==> design/flow/design.v <==
`timescale 1ns / 1ps
module addkeyancon(data_in,k1,k,data_out);
 input[63:0] data_in,k1,k;
 output[63:0] data_out;
 assign data_out = data_in ^ k1 ^ k;
endmodule
`timescale 1ns / 1ps
module linear_mprime(data_in,data_out);
	input [63:0] data_in;
	output [63:0] data_out;
	wire [31:0] ims;
    		  assign ims[0] = data_in[59] ^ data_in[55];
		  assign ims[1] = data_in[54] ^ data_in[50];		  
		  assign ims[2] = data_in[61] ^ data_in[49];
		  assign ims[3] = data_in[60] ^ data_in[56];
        assign data_out[63] = ims[0] ^ data_in[51];
        assign data_out[62] = data_in[62] ^ ims[1];
        assign data_out[61] = data_in[57] ^ ims[2];
        assign data_out[60] = ims[3] ^ data_in[52];
        assign data_out[59] = data_in[63] ^ ims[0];
        assign data_out[58] = data_in[58] ^ ims[1];
        assign data_out[57] = data_in[53] ^ ims[2];
        assign data_out[56] = ims[3] ^ data_in[48];
		  assign ims[4] = data_in[63] ^ data_in[51];
		  assign ims[5] = data_in[62] ^ data_in[58];		  
		  assign ims[6] = data_in[57] ^ data_in[53];
		  assign ims[7] = data_in[52] ^ data_in[48];
        assign data_out[55] = data_in[59] ^ ims[4];
        assign data_out[54] = ims[5] ^ data_in[54];
        assign data_out[53] = ims[6] ^ data_in[49];
        assign data_out[52] = data_in[60] ^ ims[7];
        assign data_out[51] = data_in[55] ^ ims[4];
        assign data_out[50] = ims[5] ^ data_in[50];
        assign data_out[49] = data_in[61] ^ ims[6];
        assign data_out[48] = data_in[56] ^ ims[7];
		  assign ims[8] = data_in[47] ^ data_in[43];
		  assign ims[9] = data_in[42] ^ data_in[38];		  
		  assign ims[10] = data_in[37] ^ data_in[33];
		  assign ims[11] = data_in[44] ^ data_in[32];
        assign data_out[47] = ims[8] ^ data_in[39];
        assign data_out[46] = ims[9] ^ data_in[34];
        assign data_out[45] = data_in[45] ^ ims[10];
        assign data_out[44] = ims[11] ^ data_in[40];
        assign data_out[43] = ims[8] ^ data_in[35];
        assign data_out[42] = data_in[46] ^ ims[9];
        assign data_out[41] = data_in[41] ^ ims[10];
        assign data_out[40] = ims[11] ^ data_in[36];
		  assign ims[12] = data_in[39] ^ data_in[35];
		  assign ims[13] = data_in[46] ^ data_in[34];		  
		  assign ims[14] = data_in[45] ^ data_in[41];
		  assign ims[15] = data_in[40] ^ data_in[36];
		  assign data_out[39] = data_in[47] ^ ims[12];
        assign data_out[38] = ims[13] ^ data_in[42];
        assign data_out[37] = ims[14] ^ data_in[37];
        assign data_out[36] = ims[15] ^ data_in[32];
        assign data_out[35] = data_in[43] ^ ims[12];
        assign data_out[34] = ims[13] ^ data_in[38];
        assign data_out[33] = ims[14] ^ data_in[33];
        assign data_out[32] = data_in[44] ^ ims[15];
		  assign ims[16] = data_in[31] ^ data_in[27];
		  assign ims[17] = data_in[26] ^ data_in[22];		  
		  assign ims[18] = data_in[21] ^ data_in[17];
		  assign ims[19] = data_in[28] ^ data_in[16];
        assign data_out[31] = ims[16] ^ data_in[23];
        assign data_out[30] = ims[17] ^ data_in[18];
        assign data_out[29] = data_in[29] ^ ims[18];
        assign data_out[28] = ims[19] ^ data_in[24];
        assign data_out[27] = ims[16] ^ data_in[19];
        assign data_out[26] = data_in[30] ^ ims[17];
        assign data_out[25] = data_in[25] ^ ims[18];
        assign data_out[24] = ims[19] ^ data_in[20];
		  assign ims[20] = data_in[23] ^ data_in[19];
		  assign ims[21] = data_in[30] ^ data_in[18];		  
		  assign ims[22] = data_in[29] ^ data_in[25];
		  assign ims[23] = data_in[24] ^ data_in[20];
        assign data_out[23] = data_in[31] ^ ims[20];
        assign data_out[22] = ims[21] ^ data_in[26];
        assign data_out[21] = ims[22] ^ data_in[21];
        assign data_out[20] = ims[23] ^ data_in[16];
        assign data_out[19] = data_in[27] ^ ims[20];
        assign data_out[18] = ims[21] ^ data_in[22];
        assign data_out[17] = ims[22] ^ data_in[17];
        assign data_out[16] = data_in[28] ^ ims[23];
		  assign ims[24] = data_in[11] ^ data_in[7];
		  assign ims[25] = data_in[6]  ^ data_in[2];		  
		  assign ims[26] = data_in[13] ^ data_in[1];
		  assign ims[27] = data_in[12] ^ data_in[8];
        assign data_out[15] = ims[24] ^ data_in[3];
        assign data_out[14] = data_in[14] ^ ims[25];
        assign data_out[13] = ims[26] ^ data_in[9];
        assign data_out[12] = ims[27] ^ data_in[4];
        assign data_out[11] = data_in[15] ^ ims[24];
        assign data_out[10] = data_in[10] ^ ims[25];
        assign data_out[9]  = ims[26] ^ data_in[5];
        assign data_out[8]  = ims[27] ^ data_in[0];
		  assign ims[28] = data_in[15] ^ data_in[3];
		  assign ims[29] = data_in[14] ^ data_in[10];		  
		  assign ims[30] = data_in[9] ^ data_in[5];
		  assign ims[31] = data_in[4] ^ data_in[0];
        assign data_out[7]  = ims[28] ^ data_in[11];
        assign data_out[6]  = ims[29] ^ data_in[6];
        assign data_out[5]  = ims[30] ^ data_in[1];
        assign data_out[4]  = data_in[12] ^ ims[31];
        assign data_out[3]  = ims[28] ^ data_in[7];
        assign data_out[2]  = ims[29] ^ data_in[2];
        assign data_out[1]  = ims[30] ^ data_in[13];
        assign data_out[0]  = data_in[8] ^ ims[31];
endmodule
`timescale 1ns / 1ps
module linear_m(data_in,data_out);
	input [63:0] data_in;
	output [63:0] data_out;
	wire [63:0] mp;
   linear_mprime mp1(data_in, mp);
	assign data_out[63:60] = mp[63:60];
	assign data_out[59:56] = mp[43:40];
	assign data_out[55:52] = mp[23:20];
	assign data_out[51:48] = mp[3:0];
	assign data_out[47:44] = mp[47:44];
	assign data_out[43:40] = mp[27:24];
	assign data_out[39:36] = mp[7:4];
	assign data_out[35:32] = mp[51:48];
	assign data_out[31:28] = mp[31:28];
	assign data_out[27:24] = mp[11:8];
	assign data_out[23:20] = mp[55:52];
	assign data_out[19:16] = mp[35:32];
	assign data_out[15:12] = mp[15:12];
	assign data_out[11:8]  = mp[59:56];
	assign data_out[7:4]   = mp[39:36];
	assign data_out[3:0]   = mp[19:16];
endmodule
`timescale 1ns / 1ps
module linear_m_inv(data_in,data_out);
	input [63:0] data_in;
	output [63:0] data_out;
	wire [63:0] mp;
	assign mp[63:60] = data_in[63:60];
	assign mp[59:56] = data_in[11:8];
	assign mp[55:52] = data_in[23:20];
	assign mp[51:48] = data_in[35:32];
	assign mp[47:44] = data_in[47:44];
	assign mp[43:40] = data_in[59:56];
	assign mp[39:36] = data_in[7:4];
	assign mp[35:32] = data_in[19:16];
	assign mp[31:28] = data_in[31:28];
	assign mp[27:24] = data_in[43:40];
	assign mp[23:20] = data_in[55:52];
	assign mp[19:16] = data_in[3:0];
	assign mp[15:12] = data_in[15:12];
	assign mp[11:8]  = data_in[27:24];
	assign mp[7:4]   = data_in[39:36];
	assign mp[3:0]   = data_in[51:48];
	linear_mprime mp0(mp,data_out);
endmodule
`timescale 1ns / 1ps
module prince_core(data_in,key,rc,data_out);
	input[63:0] data_in,key,rc;
	output [63:0] data_out;
	wire [63:0] sb_out,m_out,m_out0,xor_out;
	sbox s1(data_in,sb_out);
	linear_m m_0(sb_out,m_out);
	addkeyancon akc1(m_out,key,rc,data_out);
endmodule
module prince_core1(data_in,key,rc,data_out);
	input[63:0] data_in,key,rc;
	output [63:0] data_out;
	wire [63:0] m_out,xor_out;
	addkeyancon akc2(data_in,key,rc,xor_out);
	linear_m_inv m_1(xor_out,m_out);
	invsbox s1(m_out,data_out);
endmodule
module sbox(data_in,data_out);
	input [63:0] data_in;
	output [63:0] data_out;
	function [3:0] sb;
		input [3:0] x;
		case (x)
			4'h0: sb = 4'd11; 4'h1: sb = 4'd15; 4'h2: sb = 4'd3;  4'h3: sb = 4'd2;
			4'h4: sb = 4'd10; 4'h5: sb = 4'd12; 4'h6: sb = 4'd9;  4'h7: sb = 4'd1;
			4'h8: sb = 4'd6;  4'h9: sb = 4'd7;  4'ha: sb = 4'd8;  4'hb: sb = 4'd0;
			4'hc: sb = 4'd14; 4'hd: sb = 4'd5;  4'he: sb = 4'd13; default: sb = 4'd4;
		endcase
	endfunction
	assign data_out={
	  sb(data_in[63:60]),sb(data_in[59:56]),sb(data_in[55:52]),sb(data_in[51:48]),
	  sb(data_in[47:44]),sb(data_in[43:40]),sb(data_in[39:36]),sb(data_in[35:32]),
	  sb(data_in[31:28]),sb(data_in[27:24]),sb(data_in[23:20]),sb(data_in[19:16]),
	  sb(data_in[15:12]),sb(data_in[11: 8]),sb(data_in[ 7: 4]),sb(data_in[ 3: 0])
	};
endmodule
module invsbox(data_in,data_out);
	input [63:0] data_in;
	output [63:0] data_out;
	function [3:0] isb;
		input [3:0] x;
		case (x)
			4'h0: isb = 4'd11; 4'h1: isb = 4'd7;  4'h2: isb = 4'd3;  4'h3: isb = 4'd2;
			4'h4: isb = 4'd15; 4'h5: isb = 4'd13; 4'h6: isb = 4'd8;  4'h7: isb = 4'd9;
			4'h8: isb = 4'd10; 4'h9: isb = 4'd6;  4'ha: isb = 4'd4;  4'hb: isb = 4'd0;
			4'hc: isb = 4'd5;  4'hd: isb = 4'd14; 4'he: isb = 4'd12; default: isb = 4'd1;
		endcase
	endfunction
	assign data_out={
	  isb(data_in[63:60]),isb(data_in[59:56]),isb(data_in[55:52]),isb(data_in[51:48]),
	  isb(data_in[47:44]),isb(data_in[43:40]),isb(data_in[39:36]),isb(data_in[35:32]),
	  isb(data_in[31:28]),isb(data_in[27:24]),isb(data_in[23:20]),isb(data_in[19:16]),
	  isb(data_in[15:12]),isb(data_in[11: 8]),isb(data_in[ 7: 4]),isb(data_in[ 3: 0])
	};
endmodule
`timescale 1ns / 1ps
module prince_top(plaintext,key,ciphertext);
	input [63:0] plaintext;
	input [127:0] key;
	output [63:0] ciphertext;	
	wire [63:0] m[0:11],m1,m2,subkey;
	wire [63:0] ai[1:5];
	assign ai[1]=64'h13198A2E03707344;
	assign ai[2]=64'hA4093822299F31D0;
	assign ai[3]=64'h082EFA98EC4E6C89;
	assign ai[4]=64'h452821E638D01377;
	assign ai[5]=64'hBE5466CF34E90C6C;
	addkeyancon akc1(plaintext,key[127:64],key[63:0],m[0]);
	prince_core p001(m[0],key[63:0],ai[1],m[1]);
	prince_core p011(m[1],key[63:0],ai[2],m[2]);
	prince_core p021(m[2],key[63:0],ai[3],m[3]);
	prince_core p031(m[3],key[63:0],ai[4],m[4]);
	prince_core p041(m[4],key[63:0],ai[5],m[5]);
	sbox s1(m[5],m1);
	linear_mprime mm1(m1,m2);
	invsbox ss1(m2,m[6]);
	getk11 k11(key[63:0],subkey);
	prince_core1 p101(m[6],subkey,ai[5],m[7]);	
	prince_core1 p111(m[7],subkey,ai[4],m[8]);	
	prince_core1 p121(m[8],subkey,ai[3],m[9]);
	prince_core1 p131(m[9],subkey,ai[2],m[10]);
	prince_core1 p141(m[10],subkey,ai[1],m[11]);
   addkeyancon akc31(m[11],subkey,{key[64],key[127:66],key[65]^ key[127]},ciphertext);	
endmodule
module getk11(key,wk);
   input  [63:0] key;
   output [63:0] wk;
	assign wk = {~key[63:62],key[61:56],~key[55],key[54],~key[53],
		key[52],~key[51:50],key[49:46],~key[45],key[44],
		~key[43],key[42:41],~key[40:39],key[38],~key[37:36],
		key[35],~key[34:30],key[29:28],~key[27],key[26:25],
		~key[24],key[23],~key[22:18],key[17:15],~key[14],
		key[13],~key[12],key[11:8],~key[7:6],key[5],
		~key[4:2],key[1],~key[0]};
endmodule
module prince_enc (
    input  wire         clk,
    input  wire         rst,         
    input  wire         in_valid,
    output wire         in_ready,
    input  wire [63:0]  plaintext,
    input  wire [127:0] key,         
    output reg          out_valid,
    output reg  [63:0]  ciphertext
);
    reg         v1;
    reg [63:0]  pt_r;
    reg [127:0] key_r;
    wire [63:0] ct;
    assign in_ready = 1'b1;
    always @(posedge clk) begin
        if (rst) begin
            v1        <= 1'b0;
            out_valid <= 1'b0;
        end else begin
            v1        <= in_valid;
            out_valid <= v1;
        end
    end
    always @(posedge clk) begin
        if (in_valid) begin
            pt_r  <= plaintext;
            key_r <= key;
        end
        if (v1)
            ciphertext <= ct;
    end
    prince_top u_prince (
        .plaintext  (pt_r),
        .key        (key_r),
        .ciphertext (ct)
    );
endmodule
==> design/flow/run.sh <==
#!/bin/bash
# the make line also repeats each setting of config.mk as NAME=value (left out here)
make -C /OpenROAD-flow-scripts/flow DESIGN_CONFIG=/design/flow/config.mk WORK_HOME=/design/flow/orfs CLKGATE_MAP_FILE= finish
==> design/flow/config.mk <==
export PLATFORM = sky130hd
export DESIGN_NAME = prince_enc
export DESIGN_NICKNAME = prince_enc
export VERILOG_FILES = /design/flow/design.v
export SDC_FILE = /design/flow/constraint.sdc
export NUM_CORES = 4
export LEC_CHECK = 0
export CAP_MARGIN = 20
export CELL_PAD_IN_SITES_GLOBAL_PLACEMENT = 1
export CORE_MARGIN = 2
export CORE_UTILIZATION = 19
export MIN_ROUTING_LAYER = met1
export PLACE_DENSITY_LB_ADDON = 0.24
export SLEW_MARGIN = 20
export TNS_END_PERCENT = 100
==> design/flow/constraint.sdc <==
create_clock -name core_clock -period 13.3 [get_ports {clk}]
set_input_delay 2.6600 -clock core_clock [delete_from_list [all_inputs] [get_ports {clk}]]
set_output_delay 2.6600 -clock core_clock [all_outputs]
set_load 0.01 [all_outputs]
==> results of run 1 <==
timing repair:
action | 4_1_cts | 5_1_grt
setup buffers | 119 | 78
pin swaps | 231 | 172
endpoints found under the setup margin | 64 | 64
gates resized | 635 | 435
cloned | 0 | 1
per-layer routing:
metal | track usage, % | routed length (um) | up-vias
li1 | - | - | 30409
met1 | 24.8 | 150000 | 31381
met2 | 32.9 | 160000 | 1250
met3 | 1.25 | 9680 | 309
met4 | 7.90 | 16600 | 8
met5 | 0 | 44 | -
cell type report:
class                   instances  area (um2)
inverters                     585        2200
diodes                         25        62.6
well taps                    4366        5460
repair buffers               3332       26500
multi-input cells            5664       59400
fillers                     34351      228000
clock inverters                21         220
clock buffers                  35         791
flip-flops and latches        258        7730
stage by stage:
stage	std cells	setup WS (ns)	util, %	setup TNS [ns]
floorplan	6636	-3.23	-	-189.99
CTS	14187	-4.69	30.0	-288.94
global placement	14017	-6.15	28.4	-367.73
global route	14279	-5.38	30.9	-329.71
detailed placement	14017	-6.24	28.4	-376.83
finish	14286	-4.62	31.0	-285.17
==> run summary, run 1 <==
Quick summary of the implementation run below.

The final worst clock skew came out at ~0.055 ns. Yosys reports that the most numerous cell types are 911 x sky130_fd_sc_hd__xnor2_1, 630 x sky130_fd_sc_hd__ha_1, 542 x sky130_fd_sc_hd__inv_1. The max capacitance violation total came out at 0. The worst hold path terminates at ciphertext[43]. The core region is about 0.33 mm2. The clock edge transition at the registers on the reported setup and hold paths is 0.08 ns. The gate count after technology mapping is 6636. The startpoint identified for the worst hold timing path is v1. The worst-case reg-to-reg setup slack stands at -4.62 ns. Per the Yosys statistics, synthesis produced 6636 cells.

The area growth from synthesis to layout is 61.8%. The area of the mapped netlist is 0.0633 mm2. Summed over all layers, the routed wires come to between 300000 and 400000 um. The depth of the worst register-to-register path is slightly above 90. The synthesis report lists the most area-consuming cells as sky130_fd_sc_hd__xnor2_1 13%, sky130_fd_sc_hd__ha_1 12%, sky130_fd_sc_hd__edfxtp_1 12%. The die is 581 um wide.

The area fraction of the dominant cell type after synthesis is 12.6%. The post-layout minimum cycle time is 17.92 ns. The chip area from the yosys synthesis statistics is 0.0633 mm2.

The maximum number of buffers from clock root to sink is 3. The residual DRC count came out at 0. The setup slack of the critical path after layout came out at -4.62 ns. The number of hold-slack violations in the final timing report is 0.

The buffer_ports step reported a buffer count of 259. The final tally of max-slew violations came out at 0. The number of setup violations in the final report came out at about 64.

The initial antenna violation count was 16.

The timing report notes that buffer and inverter cells on the critical path total 25. The cell with the biggest individual delay on the critical path is sky130_fd_sc_hd__edfxtp_1.

The most frequently used flop master after synthesis is sky130_fd_sc_hd__edfxtp_1. The number of nets with antenna violations after routing is 0. The insertion delay of the later-clocked pin in the worst-skew pair is 0.71 ns. The synthesized-area fraction occupied by xor and xnor cells is 33.4%. The flow ran to the end, but the layout failed its checks.

The longest individual stage delay on the worst path is 0.53 ns. In the post-synthesis netlist, the cell with the most instances is sky130_fd_sc_hd__xnor2_1.

The number of standard-cell rows in the floorplan came out at 211. The number of nets in the layout is 10697. For reference, the critical path is launched at key_r[40]. The checks that failed: negative setup slack.

The routability congestion estimate from global placement came out at 0.904. After routing the design area is 0.102 mm2. The first routing iteration left 3769 violations.

The required time of the worst setup path came out at 13.69 ns. The wire length of the first global-routing pass came out at 464000 um. After global routing the overflow that remains totals 0.

The number of warnings in the stage logs came out at 385. For this run, the detailed router reports a per-instance via density of 4.43. The slew at the pin closest to its max-slew limit is 1.11 ns. The timing endpoint of the critical path is ciphertext[18].

The average wire per standard cell came out at around 24 um. Summing the sequential cell areas from Yosys gives 12.2% of the chip area. The highest clock rate this design can be run at is 55.8 MHz. The timing report lists the critical path depth as 91 cells. Broken down by cell family, the worst path's largest delay share belongs to XOR/XNOR gates.

The share of synthesized cell area in and, or, nand and nor gates came out at 11.6%. The detailed placer's ending HPWL came out at 281000 um. Counting the warning lines in the Yosys log gives 4.

The fraction of synthesis flops using an asynchronous set or reset pin came out at 0%. The maximum fanout encountered on the critical timing path is 7. The worst setup path is captured at a flip-flop.

The number of sinks handled by clock tree synthesis is 258. From bottom edge to top edge, the die measures 581 um. The worst reg2reg path endpoint is ciphertext[18].

The worst setup path is of the reg2reg kind. The cell seen most often among critical-path stages is sky130_fd_sc_hd__buf_4. Of the combinational cells, the family taking the most area is XOR/XNOR gates.

Per the detail_route report, the via count comes to 63357. Per the synthesis report, the adder-cell share of the synthesized area is 12.5%. Summed over all routing layers, the global router reports a total usage of 19.2%.

The starting density of the core is 19.1%. Along the worst hold path, the cell count comes to 0. The number of synthesized register bits came out at around 260.

TritonCTS built the clock tree. Setup repair after global routing could not meet its margin everywhere. Looking at area per cell type in the netlist, the leader is sky130_fd_sc_hd__xnor2_1. The average size of a mapped cell is around 9.5 um2. The min-delay analysis places its worst path in the category reg2reg. Summing the areas of all compound-gate instances in the mapped netlist gives between 10% and 20% of the synthesized area. The via count of the first global-routing pass is 63231.

The number of buffers created by CTS is 31. The die covers 0.338 mm2. Once placement finished, the instance area stood at 0.0938 mm2.

The critical path data arrival time came out at about 18 ns. The count of TritonRoute iterations in the first routing pass came out at 6. STA lists the startpoint of the worst register-to-register path as key_r[40]. The number of nets at floorplan is 7461. The worst-case hold slack is between 0.7 and 0.8 ns. The number of top-level pins came out at 261. The number of distinct library cells after synthesis is 145. The worst slew slack as a fraction of its limit came out at 25.2%. The worst setup path is launched from a flip-flop.

The post-CTS hold buffer count recorded in the log is 0. The maximum number of pins on one net before global-route repair came out at 121. The final clock period utilization by the worst path came out at 135%.

The portion of netlist area occupied by mux cells is 9.29%. The post-synth tally of flip-flops with integrated enable is roughly 260. The number of levels in the clock H-tree is 1. Looking at the clock tree report, the root buffer type is sky130_fd_sc_hd__clkbuf_16.
==> inputs of run 2 (changes only) <==
Settings changed: ABC_AREA set to 1, CAP_MARGIN 20 to 25, CELL_PAD_IN_SITES_DETAIL_PLACEMENT set to 1, CELL_PAD_IN_SITES_GLOBAL_PLACEMENT 1 to 3, CORE_MARGIN 2 to 4, CORE_UTILIZATION 19 to 38, CTS_CLUSTER_DIAMETER set to 252, CTS_CLUSTER_SIZE set to 35, GPL_ROUTABILITY_DRIVEN set to 0, GPL_TIMING_DRIVEN set to 0, HOLD_SLACK_MARGIN set to 0.11, MIN_ROUTING_LAYER met1 to met2, PLACE_DENSITY_LB_ADDON 0.24 to 0.03, SLEW_MARGIN 20 to 10, TNS_END_PERCENT 100 to unset.
Clock period 13.3 ns to 37.6 ns, I/O delays scaled along.
==> run 2 against run 1 <==
  * The flow now stops in 3_1_place_gp_skip_io
  * Synthesized cell count is 140% higher
  * Synthesized area is 33% higher
  * Die area is 32% lower
==> run summary, run 2 <==
Quick summary of the implementation run below.

In this run the biggest area consumer among cell types represents around a third of the synthesized area. The synthesized design spends more area on one cell type than any other, namely sky130_fd_sc_hd__nand2_1. Yosys stat counts 16085 cells in the synthesized netlist. The stage where the run came to a stop is 3_1_place_gp_skip_io. The post-synth count of flops with an enable pin is around 260. The most frequently used flop master after synthesis is sky130_fd_sc_hd__edfxtp_1. The area of the mapped netlist is roughly 0.084 mm2.

The number of synthesized register bits is 258. The fraction of synthesis flops using an asynchronous set or reset pin came out at 0%. The gate-level netlist out of Yosys references 53 unique cell types. The portion of netlist area occupied by mux cells is 0%.

The main logic family after synthesis is simple AND/OR/NAND/NOR gates. The average size of a mapped cell came out at about 5.2 um2. The synthesized-area fraction occupied by xor and xnor cells is 1.95%.

In the synthesis report, Yosys lists the chip area as about 0.084 mm2. The gate count after technology mapping came out at between 15000 and 20000. The post-synthesis share of cell area spent on and-or and or-and gates came out at less than 1%.

The share of synthesized cell area in and, or, nand and nor gates is 70.0%. Per the OpenROAD floorplan log, the height of the die is 479 um. The total die area is 0.230 mm2. The number of standard-cell rows in the floorplan is 172. The starting density of the core came out at 38.3%. In the post-synthesis netlist, the biggest area contributors are sky130_fd_sc_hd__nand2_1 35%, sky130_fd_sc_hd__nand3_1 20%, sky130_fd_sc_hd__ha_1 9.3%. The overall die width is about 480 um. The floorplan step defined a core boundary enclosing 0.220 mm2. The tool reported: "[ERROR FLW-0024] Place density exceeds 1.0 (current PLACE_DENSITY_LB_ADDON =  0.03). Please check if the value of  PLACE_DENSITY_LB_ADDON is between 0 and 0.99".

The run stopped with a tool error. The sequential element share of the synthesized area is 9.15%. The number of nets at floorplan is roughly 17000. The commonest cells after synthesis are 7930 x sky130_fd_sc_hd__nand2_1, 3295 x sky130_fd_sc_hd__nand3_1, 1107 x sky130_fd_sc_hd__inv_1.

The adder and majority cell fraction of the synthesized area is under 10%. Sorting the synthesis cell report by count puts at the top sky130_fd_sc_hd__nand2_1. The tally of yosys warning messages came out at 4.
==> inputs of run 3 (changes only) <==
Settings changed: CAP_MARGIN 25 to 20, CELL_PAD_IN_SITES_DETAIL_PLACEMENT 1 to unset, CELL_PAD_IN_SITES_GLOBAL_PLACEMENT 3 to 1, CORE_MARGIN 4 to 2, CORE_UTILIZATION 38 to 61, CTS_CLUSTER_DIAMETER 252 to unset, CTS_CLUSTER_SIZE 35 to 58, GPL_ROUTABILITY_DRIVEN 0 to unset, GPL_TIMING_DRIVEN 0 to unset, HOLD_SLACK_MARGIN 0.11 to unset, MIN_ROUTING_LAYER met2 to unset, PLACE_DENSITY_LB_ADDON 0.03 to 0.18, SETUP_SLACK_MARGIN set to 5.0, SLEW_MARGIN 10 to 20, TNS_END_PERCENT set to 20.
Clock period 37.6 ns to 29.8 ns, I/O delays scaled along.
==> run 3 against run 2 <==
  * The run again fails in 3_1_place_gp_skip_io
  * Synthesized cell count did not move
  * Die area is 38% lower
  * Synthesized area is the same
==> run summary, run 3 <==
Quick summary of the implementation run below.

The number of standard-cell rows in the floorplan is 136. The number of distinct library cells after synthesis is between 50 and 60. The adder and majority cell fraction of the synthesized area came out at a little under a tenth. The first error in the log reads "[ERROR FLW-0024] Place density exceeds 1.0 (current PLACE_DENSITY_LB_ADDON =  0.18). Please check if the value of  PLACE_DENSITY_LB_ADDON is between 0 and 0.99". The overall die width is 376 um. The stage at which the flow ended is 3_1_place_gp_skip_io. The tally of yosys warning messages is 4.

The area fraction of the dominant cell type after synthesis came out at a little over a third. Sorting the Yosys area breakdown by cell type puts at the top sky130_fd_sc_hd__nand2_1. The synthesized-area fraction occupied by xor and xnor cells came out at under 10%. The portion of netlist area occupied by mux cells came out at 0%. The average size of a mapped cell came out at 5.25 um2. Sorting the synthesis cell report by count puts at the top sky130_fd_sc_hd__nand2_1. The number of nets at floorplan is 16910. The floorplan step records an initial core utilization of between 60% and 70%. For this run, the leading register cell type out of synthesis is sky130_fd_sc_hd__edfxtp_1. The main area contributors are sky130_fd_sc_hd__nand2_1 35%, sky130_fd_sc_hd__nand3_1 20%, sky130_fd_sc_hd__ha_1 9.3%. For this run, asynchronously set or reset flops after synthesis account for 0%.

The die boundary height came out at 376 um. The share of synthesized cell area in and, or, nand and nor gates is 70.0%. The synthesized netlist occupies a cell area of roughly 0.084 mm2.

The sequential element share of the synthesized area is under 10%. The area of the core is 0.137 mm2. The number of cells in Yosys stat came out at 16085. The post-synthesis share of cell area spent on and-or and or-and gates came out at less than 1%. The number of synthesized register bits came out at 258. The cell count after synthesis came out at 16085. Post-synthesis, Yosys gives the total cell area as 0.0844 mm2. Sorting the synthesized cells by how often they occur yields 7930 x sky130_fd_sc_hd__nand2_1, 3295 x sky130_fd_sc_hd__nand3_1, 1107 x sky130_fd_sc_hd__inv_1. The run stopped with a tool error. In the synthesized netlist, the dominant kind of combinational cell is simple AND/OR/NAND/NOR gates. The post-synth tally of flip-flops with integrated enable came out at 256. The total die area came out at about 0.14 mm2.
==> inputs of run 4 (changes only) <==
Settings changed: ABC_AREA 1 to unset, CAP_MARGIN 20 to 0, CELL_PAD_IN_SITES_GLOBAL_PLACEMENT 1 to 2, CORE_ASPECT_RATIO set to 0.61, CORE_MARGIN 2 to 10, CORE_UTILIZATION 61 to 40, CTS_CLUSTER_SIZE 58 to 29, GPL_ROUTABILITY_DRIVEN set to 0, GPL_TIMING_DRIVEN set to 0, HOLD_SLACK_MARGIN set to -0.08, MAX_ROUTING_LAYER set to met4, MIN_ROUTING_LAYER set to met2, PLACE_DENSITY_LB_ADDON 0.18 to 0.22, SETUP_SLACK_MARGIN 5.0 to 0.51, SLEW_MARGIN 20 to 25, TNS_END_PERCENT 20 to 55.
Clock period 29.8 ns to 25.2 ns, I/O delays scaled along.
==> run 4 against run 3 <==
  * The flow stops in 5_1_grt
  * Synthesized cell count shrank 59%
  * Die area grew 24%
  * Synthesized area shrank 25%
==> run summary, run 4 <==
Quick summary of the implementation run below.

The run stopped with a tool error. Progress stopped at 5_1_grt. The tool reported: "[ERROR GRT-0116] Global routing finished with congestion. Check the congestion regions in the DRC Viewer". The most frequent cell after synthesis is sky130_fd_sc_hd__xnor2_1. The portion of synthesized area spent on multiplexers is 9.29%. Per the placement report, the placed cell count is 9007.

The worst setup slack after placement came out at 1.12 ns. The fraction of synthesis flops using an asynchronous set or reset pin is 0%. The number of buffers created by CTS is 26. The area of the core is 0.156 mm2. Looking at the clock tree report, the maximum root-to-sink buffer count equals 3. The area of the mapped netlist came out at 0.0633 mm2. The number of top-level pins came out at 261. Per the OpenROAD floorplan log, the width of the die is 529 um.

The die boundary height is 331 um. The top cell type by area accounts for 12.6% of the synthesized area. In this run the tool buffered the top-level ports with 259 buffer cells.

The number of sinks handled by clock tree synthesis came out at 258. Summing the areas of all xor and xnor instances in the mapped netlist gives 33.4% of the synthesized area. The number of hold buffers added after CTS was 0. Post-CTS timing repair inserted 0 buffers for setup.

Synthesis produced 6636 cells. The remaining global-route overflow came out at approximately 440. The detailed placer's ending HPWL is 230000 um. The tally of yosys warning messages came out at 4. The synthesis run shows the most used standard cells to be 911 x sky130_fd_sc_hd__xnor2_1, 630 x sky130_fd_sc_hd__ha_1, 542 x sky130_fd_sc_hd__inv_1. In the synthesized netlist the dominant register cell turns out to be sky130_fd_sc_hd__edfxtp_1.

The netlist uses roughly 150 different library cells. The post-synthesis share of cell area spent on and-or and or-and gates came out at around 17%. The sequential element share of the synthesized area came out at 12.2%. The number of cells reported by Yosys stat comes to 6636.

After synthesis, the cell types taking the most area are sky130_fd_sc_hd__xnor2_1 13%, sky130_fd_sc_hd__ha_1 12%, sky130_fd_sc_hd__edfxtp_1 12%. The root buffer cell chosen for the clock tree is sky130_fd_sc_hd__clkbuf_16. According to the floorplan report, the total die area is 0.175 mm2.

Looking at area per cell type in the netlist, the leader is sky130_fd_sc_hd__xnor2_1. The share of synthesized cell area in and, or, nand and nor gates came out at 11.6%. The number of standard-cell rows in the floorplan came out at 113.

Per the post-synthesis stats, the area per cell is 9.53 um2. The post-cts repair resize count is 0. Of the combinational cells, the family taking the most area is XOR/XNOR gates. The starting density of the core is 40.5%. The number of synthesized register bits came out at 258. Per the CTS log, the maximum H-tree level is 1. The synthesized design contains 256 enable-type register cells. Global routing used 62.5% of the available tracks. The chip area from the yosys synthesis statistics is about 0.063 mm2. The number of nets at floorplan is ~7500. The adder and majority cell fraction of the synthesized area came out at 12.5%.
## run 4: layer usage
metal,global-route usage [%],overflow
met1,-,-
met2,67.1,4
met3,78.9,429
met4,26.5,4
met5,-,-
## run 4: metrics by stage
step	utilization [%]	instance area (um2)
global placement	43.8	68400
CTS	45.0	70400
floorplan	-	63300
detailed placement	44.5	69500
==> inputs of run 5 (changes only) <==
Settings changed: CAP_MARGIN 0 to 5, CELL_PAD_IN_SITES_GLOBAL_PLACEMENT 2 to unset, CORE_ASPECT_RATIO 0.61 to unset, CORE_MARGIN 10 to 2, CORE_UTILIZATION 40 to 70, CTS_CLUSTER_DIAMETER set to 381, CTS_CLUSTER_SIZE 29 to 20, GPL_ROUTABILITY_DRIVEN 0 to unset, GPL_TIMING_DRIVEN 0 to unset, HOLD_SLACK_MARGIN -0.08 to -0.09, MAX_ROUTING_LAYER met4 to unset, MIN_ROUTING_LAYER met2 to unset, PLACE_DENSITY set to 0.6, PLACE_DENSITY_LB_ADDON 0.22 to unset, SETUP_SLACK_MARGIN 0.51 to 2.64, SLEW_MARGIN 25 to 20, TNS_END_PERCENT 55 to unset.
Clock period 25.2 ns to 11.8 ns, I/O delays scaled along.
==> run 5 against run 4 <==
  * The flow stops in 3_5_place_dp
  * Synthesized cell count unchanged
  * Synthesized area did not move
  * Die area down 47%
==> run summary, run 5 <==
Quick summary of the implementation run below.

The flow did not finish. The stage at which the flow ended is 3_5_place_dp. The first error in the log reads "[ERROR DPL-0033] detailed placement checks failed during check placement". The chip area from the yosys synthesis statistics came out at 0.0633 mm2.

The area of the mapped netlist came out at about 0.063 mm2. The number of distinct library cells after synthesis is ~150. Ranked by total cell area, the synthesized netlist is headed by sky130_fd_sc_hd__xnor2_1 13%, sky130_fd_sc_hd__ha_1 12%, sky130_fd_sc_hd__edfxtp_1 12%. From bottom edge to top edge, the die measures 305 um. According to the floorplan report, the placeable core area is 0.0897 mm2. Of the post-synthesis cell area, the part taken by muxes is under 10%. By instance count, the leading cell after synthesis is sky130_fd_sc_hd__xnor2_1. The number of standard-cell rows in the floorplan is roughly 110.

Looking at the cell usage after synthesis, the top flip-flop cell is sky130_fd_sc_hd__edfxtp_1. The synthesized-area fraction occupied by xor and xnor cells is roughly a third. For this run, asynchronously set or reset flops after synthesis account for 0%. Per the post-synthesis report, the nets total 7461.

The overall die width came out at 305 um. The adder and majority cell fraction of the synthesized area is between 10% and 20%. Yosys stat counts 6636 cells in the synthesized netlist. The number of input and output port buffers inserted is 259. The average size of a mapped cell is 9.53 um2. The synthesized design spends more area on one cell type than any other, namely sky130_fd_sc_hd__xnor2_1. The share of the Yosys chip area taken by registers is around an eighth. The routability congestion estimate from global placement is 1.12. Grouping non-sequential cells by family puts the most area in XOR/XNOR gates.

The total die area came out at 0.0928 mm2. The Yosys step of the flow raised 4 warnings. The gate count after technology mapping is approximately 6600. The synthesized design contains 256 enable-type register cells.

The number of top-level pins came out at 261. The post-synthesis share of cell area spent on and-or and or-and gates is 16.6%. The number of synthesized register bits came out at roughly 260.

The starting density of the core came out at 70.5%. For reference, the top cells by count after synthesis are 911 x sky130_fd_sc_hd__xnor2_1, 630 x sky130_fd_sc_hd__ha_1, 542 x sky130_fd_sc_hd__inv_1. Per the synthesis report, the single largest cell type by area occupies approximately an eighth of cell area.

Per the synthesis report, the simple-gate share of the synthesized area is between 10% and 20%.
-- run 5: per-stage QoR --
stage | hold WS (ns) | TNS [ns]
3_3_place_gp | 0.746 | -370.73
2_1_floorplan | 0.642 | -285.99
==> inputs of run 6 (changes only) <==
Settings changed: CAP_MARGIN 5 to 20, CTS_CLUSTER_DIAMETER 381 to unset, HOLD_SLACK_MARGIN -0.09 to unset, SETUP_SLACK_MARGIN 2.64 to unset.
Clock period 11.8 ns to 17.2 ns, I/O delays scaled along.
==> run 6 against run 5 <==
  * The run again fails in 3_5_place_dp
  * Die area unchanged
  * Synthesized cell count unchanged
  * Synthesized area unchanged
==> run summary, run 6 <==
Quick summary of the implementation run below.

Measured along the y axis, the die boundary spans 305 um. The post-synth tally of flip-flops with integrated enable is between 200 and 300. The number of distinct library cells after synthesis is about 150. After Yosys synthesis, XOR and XNOR cells account for about a third of the synthesized area. The total die area is 0.0928 mm2. The starting density of the core came out at 70.5%.

The most frequent cell after synthesis is sky130_fd_sc_hd__xnor2_1. The most frequently used flop master after synthesis is sky130_fd_sc_hd__edfxtp_1. In the synthesized netlist, the cells that appear most often are 911 x sky130_fd_sc_hd__xnor2_1, 630 x sky130_fd_sc_hd__ha_1, 542 x sky130_fd_sc_hd__inv_1.

The gate count after technology mapping is 6636. The area of the mapped netlist came out at 0.0633 mm2. Counting flops with an async set or reset pin after synthesis yields a share of 0%. The tool reported: "[ERROR DPL-0033] detailed placement checks failed during check placement". The number of cells in Yosys stat is 6636.

The routability congestion estimate from global placement is 1.09. The warning tally printed by Yosys for this design is 4. The adder and majority cell fraction of the synthesized area came out at 12.5%. The biggest area contributor in the post-synthesis netlist is sky130_fd_sc_hd__xnor2_1. The overall die width is 305 um.

The number of top-level pins came out at 261. The area fraction of the dominant cell type after synthesis is 12.6%. The number of synthesized register bits is 258. The run stopped with a tool error.

A synthesized cell averages 9.53 um2. In this run, the synthesized area fraction spent on and/or/nand/nor cells is recorded as 11.6%. The number of nets at floorplan came out at 7461. Yosys attributes the largest share of cell area to sky130_fd_sc_hd__xnor2_1 13%, sky130_fd_sc_hd__ha_1 12%, sky130_fd_sc_hd__edfxtp_1 12%. The main logic family after synthesis is XOR/XNOR gates. Of the post-synthesis cell area, the part taken by muxes is a little under a tenth. Yosys reports a chip area of 0.0633 mm2. The post-synthesis share of cell area spent on and-or and or-and gates is 16.6%. The area of the core came out at 0.0897 mm2.

The flow stopped in 3_5_place_dp. After floorplanning, the core was divided into 110 placement rows. In the Yosys report, the sequential cells make up 12.2% of the chip area. The number of input and output port buffers inserted is 259.
==> run 6: through the flow <==
stage,cell area [um2],worst slack [ns],hold slack (ns),TNS (ns),cells
2_1_floorplan,63300,0.0373,0.640,0,6636
3_3_place_gp,86100,-0.817,0.737,-37.17,10493
==> inputs of run 7 (changes only) <==
Settings changed: CELL_PAD_IN_SITES_GLOBAL_PLACEMENT set to 2, CORE_ASPECT_RATIO set to 0.61, CORE_UTILIZATION 70 to 40, CTS_CLUSTER_SIZE 20 to 29, MAX_ROUTING_LAYER set to met4, PLACE_DENSITY 0.6 to unset, PLACE_DENSITY_LB_ADDON set to 0.08, TNS_END_PERCENT set to 55.
Clock period 17.2 ns to 22.0 ns, I/O delays scaled along.
==> run 7 against run 6 <==
  * The run now finishes clean
  * Synthesized cell count did not move
  * Die area rose by 74%
  * Synthesized area did not move
==> run summary, run 7 <==
Quick summary of the implementation run below.

The share of synthesized cell area in and, or, nand and nor gates came out at 11.6%. The routability congestion estimate from global placement is just under 1.

The area of the multi-input gates is 0.0528 mm2. The maximum number of pins on one net before global-route repair came out at about 87. The clock edge transition at the registers on the reported setup and hold paths is 0.09 ns. Looking at the gate-level netlist, the highest instance count belongs to sky130_fd_sc_hd__xnor2_1. The area of the mapped netlist is between 0.06 and 0.07 mm2. The final layout contains routed wiring with a total length of roughly 280000 um.

The initial antenna violation count was 16. The worst-case hold slack is 0.632 ns. Per the CTS log, the maximum H-tree level is 1. In the synthesized netlist, the dominant kind of combinational cell is XOR/XNOR gates. The number of distinct library cells after synthesis came out at 145.

The average wire per standard cell came out at between 20 and 30 um. The number of input and output port buffers inserted came out at between 200 and 300. On the critical path the largest part of the delay comes from XOR/XNOR gates.

In this run, the synthesized area fraction spent on adder and majority cells is recorded as 12.5%. In the placement report, post-DP HPWL is listed as 235000 um. STA reports the tightest min-delay check as being of type reg2reg. The overall die width came out at just over 500 um.

Per the hold report, the tightest min-delay path originates at v1. For reference, the top cells by area after synthesis are sky130_fd_sc_hd__xnor2_1 13%, sky130_fd_sc_hd__ha_1 12%, sky130_fd_sc_hd__edfxtp_1 12%. The starting density of the core is between 40% and 50%.

At the placement stage, the worst setup path has a slack of 1.21 ns. The fraction of synthesis flops using an asynchronous set or reset pin came out at 0%. The run finished with no timing, DRC or antenna violations. The core region is 0.156 mm2.

The tally of yosys warning messages came out at 4. The slowest stage of the critical path belongs to the cell sky130_fd_sc_hd__xnor3_1. The CTS tree is done. The total stage count of the critical path came out at 77.

Clock tree synthesis selected as its root buffer the cell sky130_fd_sc_hd__clkbuf_16. The setup path with the least slack is of type reg2reg. The number of top-level pins is 261.

In the log, the iteration count for the first detailed-route pass is 6. Per the detail_route report, vias per standard cell equal 5.94. The critical path data arrival time is roughly 22 ns. For the worst-skew pair, the clock arrives at the later sink with an insertion delay of 0.63 ns.

The residual DRC count is 0. The count of buffer and inverter cells on the critical path is 11. The endpoint kind of the worst setup timing path is a flip-flop.

The sequential element share of the synthesized area came out at 12.2%. The chip area from the yosys synthesis statistics is approximately 0.063 mm2. The number of buffers created by CTS is 25. The wire length of the first global-routing pass came out at between 300000 and 400000 um. The commonest cells after synthesis are 911 x sky130_fd_sc_hd__xnor2_1, 630 x sky130_fd_sc_hd__ha_1, 542 x sky130_fd_sc_hd__inv_1.

The post-synth tally of flip-flops with integrated enable is about 260. The number of warnings in the stage logs came out at 379. The iteration-0 DRC count of the detailed router is 7270. The leading area contributor after synthesis is sky130_fd_sc_hd__xnor2_1. The average size of a mapped cell came out at 9.53 um2.

The maximum fanout encountered on the critical timing path is 7. The longest individual stage delay on the worst path is 0.71 ns. The number of setup violations in the final report is 0. The endpoint identified for the worst register-to-register timing path is ciphertext[18]. The number of sinks handled by clock tree synthesis came out at 258.

The number of synthesized register bits came out at roughly 260. The start point of the critical path is key_r[80]. The final timing report lists a hold violation count of 0. The cell seen most often among critical-path stages is sky130_fd_sc_hd__xnor2_1. The number of fill cells is 14779. The endpoint of the worst hold path is ciphertext[27].

The count of non-filler cells in the finished layout came out at around 9500. The number of cells on the worst hold path is 0. The global-route total usage across every layer came out at 35.0%. The synthesized-area fraction occupied by xor and xnor cells is around 33%.

The required time of the worst setup path is 22.34 ns. The area fraction of the largest cell type after synthesis is 12.6%. Per the layout area report, the register area comes to 0.00773 mm2. The reg-to-reg critical path startpoint is key_r[80]. The number of standard-cell rows in the floorplan is 113.

The max capacitance violation total is 0. The total of hold buffers inserted after clock tree synthesis is 0. The via count of the first global-routing pass is a little under 50000. Between the synthesized netlist and the finished layout, the area growth was recorded as 15.7%. The slew at the pin closest to its max-slew limit came out at 1.18 ns. The setup slack of the critical path after layout is between 0.7 and 0.8 ns. The total number of vias is 56331. The floorplan step set the die height to 315 um. The commonest register cell is sky130_fd_sc_hd__edfxtp_1. The remaining global-route overflow is 0.

The final layout contains 8198 nets. The chip occupies 0.161 mm2. The final clock period utilization by the worst path is 96.8%. The gate count after technology mapping is 6636.

The portion of netlist area occupied by mux cells came out at 9.29%. The worst slew slack as a fraction of its limit came out at 21.1%. The number of cells in Yosys stat is approximately 6600. The maximum number of buffers from clock root to sink came out at 3. The number of nets at floorplan came out at about 7500. For the final database, setup skew stands at roughly 0.046 ns. The final timing report lists a max-slew violation count of 0. The post-synthesis share of cell area spent on and-or and or-and gates came out at 16.6%. STA reports a reg2reg setup slack of 0.71 ns.

The kind of start point of the critical path is a flip-flop. The number of nets with antenna violations after routing is 0. The peak clock frequency supported by timing is approximately 47 MHz. The post-layout minimum cycle time came out at 21.29 ns. The detailed placer reported the number of placed instances as approximately 9400. STA shows the worst reg2reg path with a cell count of slightly below 80. Per STA, the endpoint of the critical path is ciphertext[18].
## run 7: layout make-up
type                    instances  area share (%)
inverters                     585            3.00
diodes                         22          0.0752
multi-input cells            5663            72.2
clock buffers                  28           0.870
clock inverters                18           0.275
flip-flops and latches        258            10.6
repair buffers                840            9.52
well taps                    2070            3.54
## run 7: through the flow
stage	setup TNS, ns	cell area, um2	utilization, %
after floorplan	0	63300	-
after global placement	0	72300	46.2
after detailed placement	0	72300	46.2
after CTS	0	73100	46.7
after global routing	-0.0202	73200	46.8
final	0	73200	46.8
## run 7: timing repair
| action | 4_1_cts | 5_1_grt |
|---|---|---|
| setup endpoints to repair | 0 | 60 |
| buffers inserted | 0 | 0 |
| resized | 0 | 9 |
## run 7: metal layers
| layer | part of all wire [%] | track usage [%] |
|---|---|---|
| met1 | 50 | 54.9 |
| met2 | 37 | 45.1 |
| met3 | 11 | 7.96 |
| met4 | 1.7 | 4.98 |
| met5 | 0 | - |
==> inputs of run 8 (changes only) <==
Settings changed: CAP_MARGIN 20 to 5, CELL_PAD_IN_SITES_GLOBAL_PLACEMENT 2 to 0, CORE_ASPECT_RATIO 0.61 to 0.89, CORE_UTILIZATION 40 to 32, CTS_CLUSTER_DIAMETER set to 259, CTS_CLUSTER_SIZE 29 to 85, MAX_ROUTING_LAYER met4 to unset, MIN_ROUTING_LAYER set to met1, PLACE_DENSITY set to 0.9, PLACE_DENSITY_LB_ADDON 0.08 to unset, SETUP_SLACK_MARGIN set to 0.6, SLEW_MARGIN 20 to 35, TNS_END_PERCENT 55 to unset.
Clock period 22.0 ns to 14.0 ns, I/O delays scaled along.
==> run 8 against run 7 <==
  * The run now fails in 5_1_grt
  * Synthesized area unchanged
  * Die area increased by 25%
  * Synthesized cell count is the same
==> run summary, run 8 <==
Quick summary of the implementation run below.

The flow did not finish. The flow stopped in 5_1_grt. The first error in the log reads "[ERROR GRT-0116] Global routing finished with congestion. Check the congestion regions in the DRC Viewer". The number of standard-cell rows in the floorplan came out at about 150. The sequential element share of the synthesized area came out at 12.2%. The area of the mapped netlist came out at 0.0633 mm2. Global routing used 72.5% of the available tracks.

The average size of a mapped cell came out at 9.53 um2. At the placement stage, the worst setup path has a slack of -5.23 ns. The number of buffers created by CTS came out at 7. The main area contributors are sky130_fd_sc_hd__xnor2_1 13%, sky130_fd_sc_hd__ha_1 12%, sky130_fd_sc_hd__edfxtp_1 12%. The number of levels in the clock H-tree came out at 1. The chip area from the yosys synthesis statistics is 0.0633 mm2. The remaining global-route overflow came out at approximately 5700. The cell sitting at the root of the clock tree is a sky130_fd_sc_hd__clkbuf_16. The cell count after synthesis came out at 6636. The synthesis run shows multiplexers occupying under 10% of the cell area. For this design the top-level I/O count stands at 261. For this design, Yosys synthesis ends with a cell count of 6636. The adder and majority cell fraction of the synthesized area came out at 12.5%. The total die area is 0.201 mm2.

Warnings reported by Yosys during synthesis add up to 4. The final weighted congestion recorded by global placement is 1.06. The share of synthesized cell area in and, or, nand and nor gates is 11.6%. The total placed instance area came out at 0.0895 mm2. The area of the core came out at 0.196 mm2. The post-synth tally of flip-flops with integrated enable is 256. The area fraction of the dominant cell type after synthesis is 12.6%. The leading area contributor after synthesis is sky130_fd_sc_hd__xnor2_1. The detailed placer's ending HPWL came out at 252000 um. The synthesized-area fraction occupied by xor and xnor cells came out at 33.4%. In this run the vertical extent of the chip is around 420 um. The most frequently used flop master after synthesis is sky130_fd_sc_hd__edfxtp_1. The synthesis report gives the async set-or-reset register share as 0%.

The number of distinct library cells after synthesis came out at 145. The starting density of the core is 32.3%. The number of nets at floorplan came out at about 7500.

The synthesis run shows the most used standard cells to be 911 x sky130_fd_sc_hd__xnor2_1, 630 x sky130_fd_sc_hd__ha_1, 542 x sky130_fd_sc_hd__inv_1. The number of synthesized register bits is 258. In this run, the synthesized area fraction spent on AND-OR/OR-AND gates is recorded as 16.6%.

The synthesis run identifies the leading combinational cell family as XOR/XNOR gates. According to the CTS report, the clock sink count is ~260. The maximum number of buffers from clock root to sink is 3. The most frequent cell after synthesis is sky130_fd_sc_hd__xnor2_1. The overall die width is between 400 and 500 um. The number of input and output port buffers inserted came out at about 260.
==> run 8: routing by layer <==
layer | GRT overflow | track usage (%)
met1 | 630 | 73.9
met2 | 3417 | 83.2
met3 | 488 | 64.1
met4 | 1176 | 63.5
met5 | 35 | 53.5
==> run 8: repair_timing <==
action,in CTS
buffers inserted,434
gates resized,1844
hold buffers,0
pin swaps,711
setup endpoints to repair,64
==> run 8: stage by stage <==
step	setup TNS (ns)	utilization, %	std cells	hold slack (ns)
global placement	-237.75	45.7	12060	0.632
floorplan	-145.19	-	6636	0.642
detailed placement	-322.26	45.7	12060	0.633
CTS	-218.75	52.8	12503	0.666
==> inputs of run 9 (changes only) <==
Settings changed: CAP_MARGIN 5 to 20, CELL_PAD_IN_SITES_GLOBAL_PLACEMENT 0 to unset, CORE_ASPECT_RATIO 0.89 to unset, CORE_UTILIZATION 32 to 72, CTS_CLUSTER_DIAMETER 259 to unset, CTS_CLUSTER_SIZE 85 to 100, MIN_ROUTING_LAYER met1 to unset, PLACE_DENSITY 0.9 to 0.6, SETUP_SLACK_MARGIN 0.6 to unset, SLEW_MARGIN 35 to 20.
Clock period 14.0 ns to 19.7 ns, I/O delays scaled along.
==> run 9 against run 8 <==
  * The run again fails in 5_1_grt
  * Synthesized area did not move
  * Synthesized cell count is the same
  * Die area shrank 55%
==> run summary, run 9 <==
Quick summary of the implementation run below.

After Yosys synthesis, XOR and XNOR cells account for 33.4% of the synthesized area. The overall die width is 300 um. The routability congestion estimate from global placement came out at between 1 and 1.5. After synthesis, the cell types taking the most area are sky130_fd_sc_hd__xnor2_1 13%, sky130_fd_sc_hd__ha_1 12%, sky130_fd_sc_hd__edfxtp_1 12%. Warnings reported by Yosys during synthesis add up to 4. For this design the top-level I/O count stands at 261. The clock tree root buffer cell is sky130_fd_sc_hd__clkbuf_16. Sorting the Yosys area breakdown by cell type puts at the top sky130_fd_sc_hd__xnor2_1. The die boundary height is 300 um. The run ended at 5_1_grt.

The area of the core came out at between 0.08 and 0.09 mm2. The number of distinct library cells after synthesis is 145. The total die area is 0.0903 mm2.

During placement, the flow inserted port buffers numbering 259. The area fraction of the dominant cell type after synthesis came out at 12.6%. In the synthesized netlist the async set-or-reset flop fraction comes to 0%. The adder and majority cell fraction of the synthesized area came out at 12.5%. The mapped netlist covers about 0.063 mm2. In this run the deepest clock path goes through 3 buffers.

The share of synthesized cell area in and, or, nand and nor gates came out at 11.6%. Per Yosys stat, the portion of area used by sequential elements is 12.2%. In this run the core area contains between 100 and 150 standard-cell rows. The detailed placer's ending HPWL came out at 197000 um.

The synthesis report names the predominant flop master as sky130_fd_sc_hd__edfxtp_1. The portion of netlist area occupied by mux cells came out at under 10%. Among the non-sequential cells, XOR/XNOR gates take the most area.

The detailed placer reported the number of placed instances as 8320. The total of hold buffers inserted after clock tree synthesis came out at 0. CTS saw 258 sinks. The number of cells in Yosys stat came out at 6636. The most frequent cell after synthesis is sky130_fd_sc_hd__xnor2_1.

The gate count after technology mapping came out at 6636. The share of the core area taken by cells at floorplan is 72.8%. Per the CTS log, the maximum H-tree level is 1. The flow did not finish. The number of buffers created by CTS came out at 25. The post-synth tally of flip-flops with integrated enable came out at 256.

In this run, synthesis produced a sequential element count of 258. In this run the mean area of a mapped cell was 9.53 um2. The post-synthesis share of cell area spent on and-or and or-and gates is 16.6%. After synthesis, the most frequently instantiated cells are 911 x sky130_fd_sc_hd__xnor2_1, 630 x sky130_fd_sc_hd__ha_1, 542 x sky130_fd_sc_hd__inv_1. The number of nets at floorplan is 7461. The area recorded from the Yosys report for this design is 0.0633 mm2.
==> run 9: metrics by stage <==
stage	area [um2]	util [%]	worst slack, ns	TNS (ns)
after floorplan	63300	-	1.99	0
after global placement	69700	80.2	0.451	0
after detailed placement	69700	80.2	-0.355	-4.07
after CTS	70900	81.6	0.00663	0
==> run 9: timing repair <==
action                                  CTS
setup buffers                             0
pin swaps                                 2
hold endpoints to repair                  0
gates resized                            51
endpoints found under the setup margin   64
==> inputs of run 10 (changes only) <==
Settings changed: CAP_MARGIN 20 to 10, CORE_UTILIZATION 72 to 70, CTS_CLUSTER_DIAMETER set to 381, CTS_CLUSTER_SIZE 100 to 20, HOLD_SLACK_MARGIN set to 0.29, PLACE_DENSITY 0.6 to 0.64, SETUP_SLACK_MARGIN set to -1.17.
Clock period 19.7 ns to 11.8 ns, I/O delays scaled along.
==> run 10 against run 9 <==
  * The flow stops in 3_5_place_dp
  * Synthesized area did not move
  * Synthesized cell count did not move
  * Die area rose by 2.8%
==> run summary, run 10 <==
Quick summary of the implementation run below.

The die covers approximately 0.093 mm2. The post-synth tally of flip-flops with integrated enable came out at 256. The die boundary height came out at 305 um. The area of the mapped netlist is approximately 0.063 mm2. The number of top-level pins came out at roughly 260. Yosys stat counts 6636 cells in the synthesized netlist. The post-synthesis share of cell area spent on and-or and or-and gates is 16.6%. The area of the core is 0.0897 mm2. The synthesis report names the predominant flop master as sky130_fd_sc_hd__edfxtp_1.

The overall die width came out at 305 um. The main logic family after synthesis is XOR/XNOR gates. The synthesized-area fraction occupied by xor and xnor cells is approximately a third. The number of input and output port buffers inserted is 259. The cell-mix breakdown from Yosys lists the adder-cell area share as 12.5%.

The routability congestion estimate from global placement is 1.12. The stat command in Yosys gives a chip area of 0.0633 mm2. The first error in the log reads "[ERROR DPL-0033] detailed placement checks failed during check placement". The stage at which the flow ended is 3_5_place_dp. The main area contributors are sky130_fd_sc_hd__xnor2_1 13%, sky130_fd_sc_hd__ha_1 12%, sky130_fd_sc_hd__edfxtp_1 12%. After floorplanning, the core was divided into approximately 110 placement rows. The synthesis report lists the Yosys warning total as 4. For this run, asynchronously set or reset flops after synthesis account for 0%. In the post-synthesis netlist, the cell with the most instances is sky130_fd_sc_hd__xnor2_1. Synthesis instantiated 145 different standard cells from the library. The number of nets in the synthesized netlist is 7461.

The cell type that accounts for the most area after synthesis is sky130_fd_sc_hd__xnor2_1. The synthesis run shows multiplexers occupying 9.29% of the cell area. The sequential element share of the synthesized area came out at 12.2%. The flow did not finish. The commonest cells after synthesis are 911 x sky130_fd_sc_hd__xnor2_1, 630 x sky130_fd_sc_hd__ha_1, 542 x sky130_fd_sc_hd__inv_1.

The gate count after technology mapping is about 6600. The number of synthesized register bits came out at between 200 and 300. The area fraction of the dominant cell type after synthesis is 12.6%. After Yosys synthesis, and, or, nand and nor cells account for 11.6% of the synthesized area. The average size of a mapped cell came out at about 9.5 um2.

At the floorplan stage, the core utilization is reported as 70.5%.
-- run 10: through the flow --
step	cell area [um2]	std cells	worst slack, ns
global placement	87100	10528	-6.00
floorplan	64200	6636	-4.73
==> inputs of run 11 (changes only) <==
Settings changed: CAP_MARGIN 10 to 20, CORE_UTILIZATION 70 to 58, CTS_CLUSTER_DIAMETER 381 to unset, CTS_CLUSTER_SIZE 20 to 50, HOLD_SLACK_MARGIN 0.29 to unset, MAX_ROUTING_LAYER set to met4, PLACE_DENSITY 0.64 to 0.6, SETUP_SLACK_MARGIN -1.17 to 3.3, TNS_END_PERCENT set to 5.
Clock period 11.8 ns to 13.3 ns, I/O delays scaled along.
==> run 11 against run 10 <==
  * The run fails in 5_1_grt
  * Die area grew 20%
  * Synthesized area is the same
  * Synthesized cell count is the same
==> run summary, run 11 <==
Quick summary of the implementation run below.

The maximum number of buffers from clock root to sink came out at 3. sky130_fd_sc_hd__xnor2_1 is the most common cell in the netlist. The root buffer cell chosen for the clock tree is sky130_fd_sc_hd__clkbuf_16. The most frequently used flop master after synthesis is sky130_fd_sc_hd__edfxtp_1.

By area the synthesized netlist is led by sky130_fd_sc_hd__xnor2_1 13%, sky130_fd_sc_hd__ha_1 12%, sky130_fd_sc_hd__edfxtp_1 12%. In this run the standard cell core region covers 0.109 mm2. The number of cells in Yosys stat is 6636. The adder and majority cell fraction of the synthesized area is between 10% and 20%. The fraction of synthesis flops using an asynchronous set or reset pin is 0%. According to the floorplan report, the die width is 334 um. Per the post-synthesis report, the nets total 7461.

The average size of a mapped cell came out at 9.53 um2. The total die area came out at 0.112 mm2. The tally of yosys warning messages came out at 4. The die boundary height is 334 um. It got as far as 5_1_grt and failed there.

The number of buffers created by CTS is 24. The chip area from the yosys synthesis statistics is 0.0633 mm2. The post-synthesis share of cell area spent on and-or and or-and gates is between 10% and 20%. The number of distinct library cells after synthesis is 145.

The number of top-level pins came out at 261. Yosys reports that the most numerous cell types are 911 x sky130_fd_sc_hd__xnor2_1, 630 x sky130_fd_sc_hd__ha_1, 542 x sky130_fd_sc_hd__inv_1. The portion of netlist area occupied by mux cells came out at 9.29%. The routability congestion estimate from global placement is 1.06.

The gate count after technology mapping is about 6600. The number of sinks handled by clock tree synthesis is 258. The biggest area contributor in the post-synthesis netlist is sky130_fd_sc_hd__xnor2_1. The sequential element share of the synthesized area came out at 12.2%. The detailed placer's ending HPWL came out at 230000 um. The number of levels in the clock H-tree came out at 1. The share of synthesized cell area in and, or, nand and nor gates is 11.6%. The number of input and output port buffers inserted came out at 259. Of the total synthesized cell area, the portion taken by XOR and XNOR cells is around 33%.

After synthesis, the largest area contributor takes up 12.6% of total cell area. The number of synthesized register bits came out at between 200 and 300. The post-synth tally of flip-flops with integrated enable is 256.

The floorplan has 121 rows. The area of the mapped netlist is 0.0633 mm2. The starting density of the core is about three fifths. Yosys shows that the main logic family after synthesis is XOR/XNOR gates. The flow did not finish.
-- run 11: timing repair --
action | CTS
hold endpoints to repair | 0
resized | 300
endpoints found under the setup margin | 64
setup buffers | 57
pin swaps | 98
hold buffers | 0
-- run 11: per-stage QoR --
step	instances	setup WS [ns]	utilization [%]	instance area [um2]
floorplan	6636	-3.23	-	64000
global placement	10852	-4.60	81.0	87900
detailed placement	10852	-5.26	81.0	87900
CTS	10951	-4.68	83.7	90900
==> inputs of run 12 (changes only) <==
Settings changed: CORE_UTILIZATION 58 to 57, CTS_CLUSTER_SIZE 50 to unset, MAX_ROUTING_LAYER met4 to unset, PLACE_DENSITY 0.6 to unset, SETUP_SLACK_MARGIN 3.3 to -1.46, TNS_END_PERCENT 5 to unset.
Clock period 13.3 ns to 15.4 ns, I/O delays scaled along.
==> run 12 against run 11 <==
  * The flow again stops in 5_1_grt
  * Synthesized cell count stayed put
  * Die area is 1.7% higher
  * Synthesized area stayed put
==> run summary, run 12 <==
Quick summary of the implementation run below.

The routability congestion estimate from global placement is 1.06. In this run, placement finished with an instance count of 10916. The number of synthesized register bits is 258. The number of input and output port buffers inserted is around 260.

Measured against the total synthesized area, the mux share comes to 9.29%. The detailed placer's ending HPWL came out at 226000 um. The stage at which the flow ended is 5_1_grt.

The die boundary height came out at 337 um. The area of the core came out at 0.110 mm2. The number of buffers created by CTS came out at 25. The total placed instance area came out at between 0.08 and 0.09 mm2.

The number of cells in Yosys stat is approximately 6600. The synthesized netlist devotes between 30% and 40% of its cell area to XOR and XNOR gates. The number of nets in the synthesized netlist is approximately 7500.

The average size of a mapped cell came out at 9.53 um2. The flow did not finish. The sequential element share of the synthesized area came out at 12.2%. Among the non-sequential cells, XOR/XNOR gates take the most area. The number of levels in the clock H-tree is 1. In the synthesized netlist the dominant register cell turns out to be sky130_fd_sc_hd__edfxtp_1. The gate count after technology mapping is 6636. Yosys mapped a number of flops with a built-in enable equal to 256. The fraction of synthesis flops using an asynchronous set or reset pin is 0%. Of all cell types, the one taking the most synthesized area is sky130_fd_sc_hd__xnor2_1. Measured along the x axis, the die boundary spans 337 um. In this run the count of I/O pins placed on the die edge is around 260.

The area fraction of the dominant cell type after synthesis came out at 12.6%. The share of synthesized cell area in and, or, nand and nor gates came out at 11.6%. In the Yosys stats the netlist draws on 145 distinct library cells. The main area contributors are sky130_fd_sc_hd__xnor2_1 13%, sky130_fd_sc_hd__ha_1 12%, sky130_fd_sc_hd__edfxtp_1 12%. The tally of yosys warning messages came out at 4.

Counting along the longest clock path gives a buffer depth of 3. Yosys reports that the most numerous cell types are 911 x sky130_fd_sc_hd__xnor2_1, 630 x sky130_fd_sc_hd__ha_1, 542 x sky130_fd_sc_hd__inv_1. The number of sinks handled by clock tree synthesis came out at 258. The number of standard-cell rows in the floorplan is 122.

The area of the mapped netlist came out at 0.0633 mm2. The chip area from the yosys synthesis statistics came out at 0.0633 mm2. After Yosys synthesis, AND-OR and OR-AND compound gates account for 16.6% of the synthesized area. The total die area is 0.114 mm2. Per the synthesis report, the adder-cell share of the synthesized area is 12.5%. The tree is rooted in a sky130_fd_sc_hd__clkbuf_16. The most frequent cell after synthesis is sky130_fd_sc_hd__xnor2_1. The initial utilization of the core area, before any placement, comes to 57.3%.
run 12: metrics by stage:
step	hold slack [ns]	utilization [%]	worst slack [ns]
after floorplan	0.640	-	-1.50
after CTS	0.800	83.6	-2.35
after global placement	0.737	79.1	-3.36
after detailed placement	0.755	79.1	-3.95
run 12: what timing repair did:
| action | CTS |
|---|---|
| hold buffers | 0 |
| pin swaps | 170 |
| setup endpoints to repair | 64 |
| buffers inserted | 114 |
| gates resized | 555 |
